== build 17 ==
==> flow/design.v <==
module softmax_4 (
    input wire clk,
    input wire reset,
    input wire start,
    input wire [15:0] in0, in1, in2, in3,     
    output reg [7:0] out0, out1, out2, out3, 
    output reg done
);
    parameter IDLE = 2'd0, EXP = 2'd1, DIVIDE = 2'd2, DONE = 2'd3;
    reg [1:0] state;
    reg [15:0] exp0, exp1, exp2, exp3;
    wire [17:0] sum_exp;
    reg [7:0] result0, result1, result2, result3;
    always @(posedge clk or posedge reset) begin
        if (reset)
            state <= IDLE;
        else begin
            case (state)
                IDLE:    state <= (start) ? EXP : IDLE;
                EXP:     state <= DIVIDE;
                DIVIDE:  state <= DONE;
                DONE:    state <= IDLE;
                default: state <= IDLE;
            endcase
        end
    end
    wire [31:0] x_sq0, x_sq1, x_sq2, x_sq3;
    assign x_sq0 = in0 * in0;
    assign x_sq1 = in1 * in1;
    assign x_sq2 = in2 * in2;
    assign x_sq3 = in3 * in3;
    assign sum_exp = exp0 + exp1 + exp2 + exp3;
    always @(posedge clk) begin
        if (reset) begin
            exp0 <= 0; exp1 <= 0; exp2 <= 0; exp3 <= 0;
            done <= 0;
        end else begin
            case (state)
                EXP: begin
                    exp0 <= 16'd256 + in0 + (x_sq0 >> 9);
                    exp1 <= 16'd256 + in1 + (x_sq1 >> 9);
                    exp2 <= 16'd256 + in2 + (x_sq2 >> 9);
                    exp3 <= 16'd256 + in3 + (x_sq3 >> 9);
                end
                DIVIDE: begin
                    if (sum_exp != 0) begin
                        result0 <= ({8'd0, exp0} * 24'd255) / sum_exp;
                        result1 <= ({8'd0, exp1} * 24'd255) / sum_exp;
                        result2 <= ({8'd0, exp2} * 24'd255) / sum_exp;
                        result3 <= ({8'd0, exp3} * 24'd255) / sum_exp;
                    end else begin
                        result0 <= 0;
                        result1 <= 0;
                        result2 <= 0;
                        result3 <= 0;
                    end
                end
                DONE: begin
                    out0 <= result0;
                    out1 <= result1;
                    out2 <= result2;
                    out3 <= result3;
                    done <= 1;
                end
                default: begin
                    done <= 0;
                end
            endcase
        end
    end
endmodule
export LEC_CHECK = 0
export CAP_MARGIN = 25
export CELL_PAD_IN_SITES_GLOBAL_PLACEMENT = 1
export CORE_ASPECT_RATIO = 1.8
export CORE_MARGIN = 6
export CORE_UTILIZATION = 48
export CTS_CLUSTER_DIAMETER = 397
export CTS_CLUSTER_SIZE = 100
export GPL_TIMING_DRIVEN = 1
export MAX_ROUTING_LAYER = met4
export MIN_ROUTING_LAYER = met1
export PLACE_DENSITY_LB_ADDON = 0.24
export SLEW_MARGIN = 5
export TNS_END_PERCENT = 100
create_clock -name core_clock -period 73.5 [get_ports {clk}]
run.sh (not shown) runs the stock make flow with config.mk's settings and CLKGATE_MAP_FILE=.
The inputs of build 38 differ from those of build 17 as listed below.
Settings: a change of CORE_ASPECT_RATIO from 1.8 to 0.54; an added ABC_AREA of 0; a change of TNS_END_PERCENT from 100 to 5; a change of CORE_MARGIN from 6 to 3; a change of CORE_UTILIZATION from 48 to 36; a deleted CTS_CLUSTER_DIAMETER that had been 397; a change of MIN_ROUTING_LAYER from met1 to met2; a change of GPL_TIMING_DRIVEN from 1 to 0; a change of CAP_MARGIN from 25 to 40; a deleted CTS_CLUSTER_SIZE that had been 100; a change of the clock period (ns, I/O delays scaled along) from 73.5 to 97.2.
Notes after the runs:
Diff build 38 and build 17: worst hold-check slack higher in build 17
Relative to build 17, global-route usage has increased by 16 points in build 38.
In summary, build 38 completed successfully, with a layout that passed the timing, design-rule and antenna checks.
Die area | build 38 > build 17
Delta (build 38 minus build 17): clock-buffer cell count shrank by 3, placed instance count grew by 1176.
## Diff of input files: build 15 against build 38
Settings: MIN_ROUTING_LAYER: met2 -> unset; CORE_ASPECT_RATIO: 0.54 -> unset; CELL_PAD_IN_SITES_GLOBAL_PLACEMENT: 1 -> unset; ABC_AREA: 0 -> unset; TNS_END_PERCENT: 5 -> unset; MAX_ROUTING_LAYER: met4 -> unset; SLEW_MARGIN: 5 -> 20; PLACE_DENSITY_LB_ADDON: 0.24 -> unset; CORE_UTILIZATION: 36 -> 63; GPL_TIMING_DRIVEN: 0 -> unset; CAP_MARGIN: 40 -> 20; CORE_MARGIN: 3 -> 2; the clock period (ns, I/O delays scaled along): 97.2 -> 46.3.
Notes after the runs:
Row die area: build 15 lower / build 38 higher. Re post-synthesis cell area: no difference whatsoever between build 15 and build 38. Status for build 15 and build 38: clean finish in build 38 only. Build 15 is listed as incomplete: the tool reported an error in global routing and the run ended there. Changes observed in build 15 relative to build 38: core utilization at floorplan now larger, number of buffers created by CTS has decreased, total core area shrank by 0.12 sq mm.
For build 75, these inputs were changed with respect to build 15:
Settings: changing CORE_UTILIZATION from 63 to 70; setting CTS_CLUSTER_SIZE to 36 for the first time; setting SETUP_SLACK_MARGIN to 2.82 for the first time; changing the clock period (ns, I/O delays scaled along) from 46.3 to 19.9.
## What came out
- Per the comparison of build 75 with build 15, weighted congestion at the end of routability-driven global placement went up about 2.6%; count of boundary I/O pins held; site row count went down 8.
- Re number of standard cells after synthesis: no difference whatsoever between build 75 and build 15.
- Against build 15, standard cell core area in build 75 came out better.
- Sequential area share after synthesis: build 75 vs build 15 identical
- Total cell area at the placement stage (lower): build 15
- Build 75 never completed, since it errored out during clock tree synthesis.
- Summary of the comparison: overall die height is lower in build 75, relative to build 15.
- Taking build 75 over build 15, the total die size ratio works out to 0.901.
- On starting utilization of the core area: between build 75 and build 15, it ends up higher for build 75.

## wip/indigo
RTL: the design.v shown in full above, as it stands there.
clock: 60.0 ns
lec_check: 0
cap_margin: 40
core_margin: 10
core_utilization: 66
cts_cluster_diameter: 372
cts_cluster_size: 98
slew_margin: 5
tns_end_percent: 20
wip/indigo reached the final stage; the timing, design-rule and antenna checks on its layout passed.
[inputs] wip/harbor vs wip/indigo
Settings: CELL_PAD_IN_SITES_GLOBAL_PLACEMENT newly set to 2; CORE_UTILIZATION changed from 66 to 40; CORE_MARGIN changed from 10 to 2; CAP_MARGIN changed from 40 to 35; PLACE_DENSITY newly set to 0.95.
- Changes observed in wip/harbor relative to wip/indigo: design area went up; via count went down; final total power went down.
- wip/harbor vs. wip/indigo: layout clock buffer count lower; required time of the worst setup path higher; area of the core region higher.
--- input diff wip/harbor..wip/quartz ---
Settings: removing TNS_END_PERCENT (formerly 20); removing CTS_CLUSTER_DIAMETER (formerly 372); changing CAP_MARGIN from 35 to 20; removing PLACE_DENSITY (formerly 0.95); changing SLEW_MARGIN from 5 to 20; setting ABC_AREA to 1 for the first time; changing CORE_UTILIZATION from 40 to 72; removing CELL_PAD_IN_SITES_GLOBAL_PLACEMENT (formerly 2); changing the clock period (ns, I/O delays scaled along) from 60.0 to 56.0.
[summary]
Flow for wip/quartz halted at global routing (5_1_grt), error code GRT-0232. wip/quartz against wip/harbor: number of buffers created by CTS closely matched the old numbers; die width decreased by 25% relative to the old numbers. Relative to wip/harbor, pre-CTS setup slack has increased by 0.20 ns in wip/quartz. Going from wip/harbor to wip/quartz, the cell area after synthesis was found to have gone up by 1800 um2. For row count, dividing the value from wip/harbor by the value from wip/quartz gives 1.3. Floorplan check, wip/quartz vs wip/harbor: die outline smaller in wip/quartz. When the final numbers for wip/harbor and wip/quartz were put side by side, the complex-gate fraction of the synthesized area turned out to be smaller in wip/quartz. Sequential fraction of the synthesis area: wip/harbor vs wip/quartz, no meaningful difference. Number of nets at floorplan, wip/harbor and wip/quartz: higher on wip/quartz.
Modified inputs, wip/lagoon compared to wip/quartz
Settings: CTS_CLUSTER_SIZE no longer set, was 98; CORE_UTILIZATION now 59, was 72; the clock period (ns, I/O delays scaled along) now 45.8, was 56.0.
==> comparison <==
- wip/lagoon: aborted in global routing (5_1_grt) (tool error)
- As far as number of distinct library cells after synthesis goes, wip/quartz and wip/lagoon are indistinguishable; the numbers are identical.
- wip/lagoon vs. wip/quartz: proportion of synthesized flip-flops having asynchronous set or reset comparable, core region area now larger, final weighted congestion in routability-driven placement now smaller.
- wip/lagoon: number of cell rows is 15 higher than what wip/quartz reported.
- wip/lagoon vs wip/quartz, HPWL after detailed placement went up by 18 mm.
- Summary of wip/lagoon over wip/quartz: post-place setup slack -9.53 ns; die outline area +31000 um2; die span in x +about 10%.
- Delta (wip/lagoon minus wip/quartz): count of instances resized after the clock tree is built now sits higher, synthesized area now sits at about the same level.
The following lists how wip/onyx was set up differently from wip/lagoon:
Settings: ABC_AREA: 1 -> unset; CORE_UTILIZATION: 59 -> 57; the clock period (ns, I/O delays scaled along): 45.8 -> 49.1.
==> comparison <==
The flow ran to completion for all of wip/lagoon and wip/onyx but wip/lagoon, which stopped partway.
Tool error GRT-0116 stopped wip/lagoon during global routing (5_1_grt); no final results.
Nothing crashed in wip/onyx and all stages finished; the problem is that the final layout failed, the offending checks being setup timing.
Number of cells in Yosys stat: wip/onyx vs wip/lagoon down 15%
[compare] base=wip/lagoon new=wip/onyx: row count saw an increase, total standard cell area after synthesis saw a decrease, die size saw an increase.
The run showing the greater share of synthesized cell area in and-or and or-and compound cells is wip/onyx.
Taking wip/lagoon as the reference, in wip/onyx net count of the mapped netlist went down by 2237, cell count after synthesis fell by 2237, arithmetic-cell share of the synthesized area counting full adders, half adders and majority gates went up, area figure in the yosys stat output now smaller, die width increased by about 0.8% relative to the old numbers.
The post-placement cell area in wip/onyx sits 3.0% below the value recorded for wip/lagoon.
diff inputs: wip/onyx => wip/garnet
Settings: ABC_AREA now 1, previously not set; HOLD_SLACK_MARGIN now -0.1, previously not set; the clock period (ns, I/O delays scaled along) now 45.7, was 49.1.
[summary]
- Synthesized cell count was lower in wip/onyx than in wip/garnet.
- Diff wip/onyx -> wip/garnet | yosys stat chip area | up slightly
- wip/garnet ends up with lower post-synthesis share of cell area spent on and-or and or-and gates than wip/onyx does.
- Run status, wip/garnet: aborted in global routing (5_1_grt), error ODB-0269
- Summed instance area of the synthesized netlist up about 1.8% in wip/garnet wrt wip/onyx
Power is estimated from default activity; no workload was simulated.
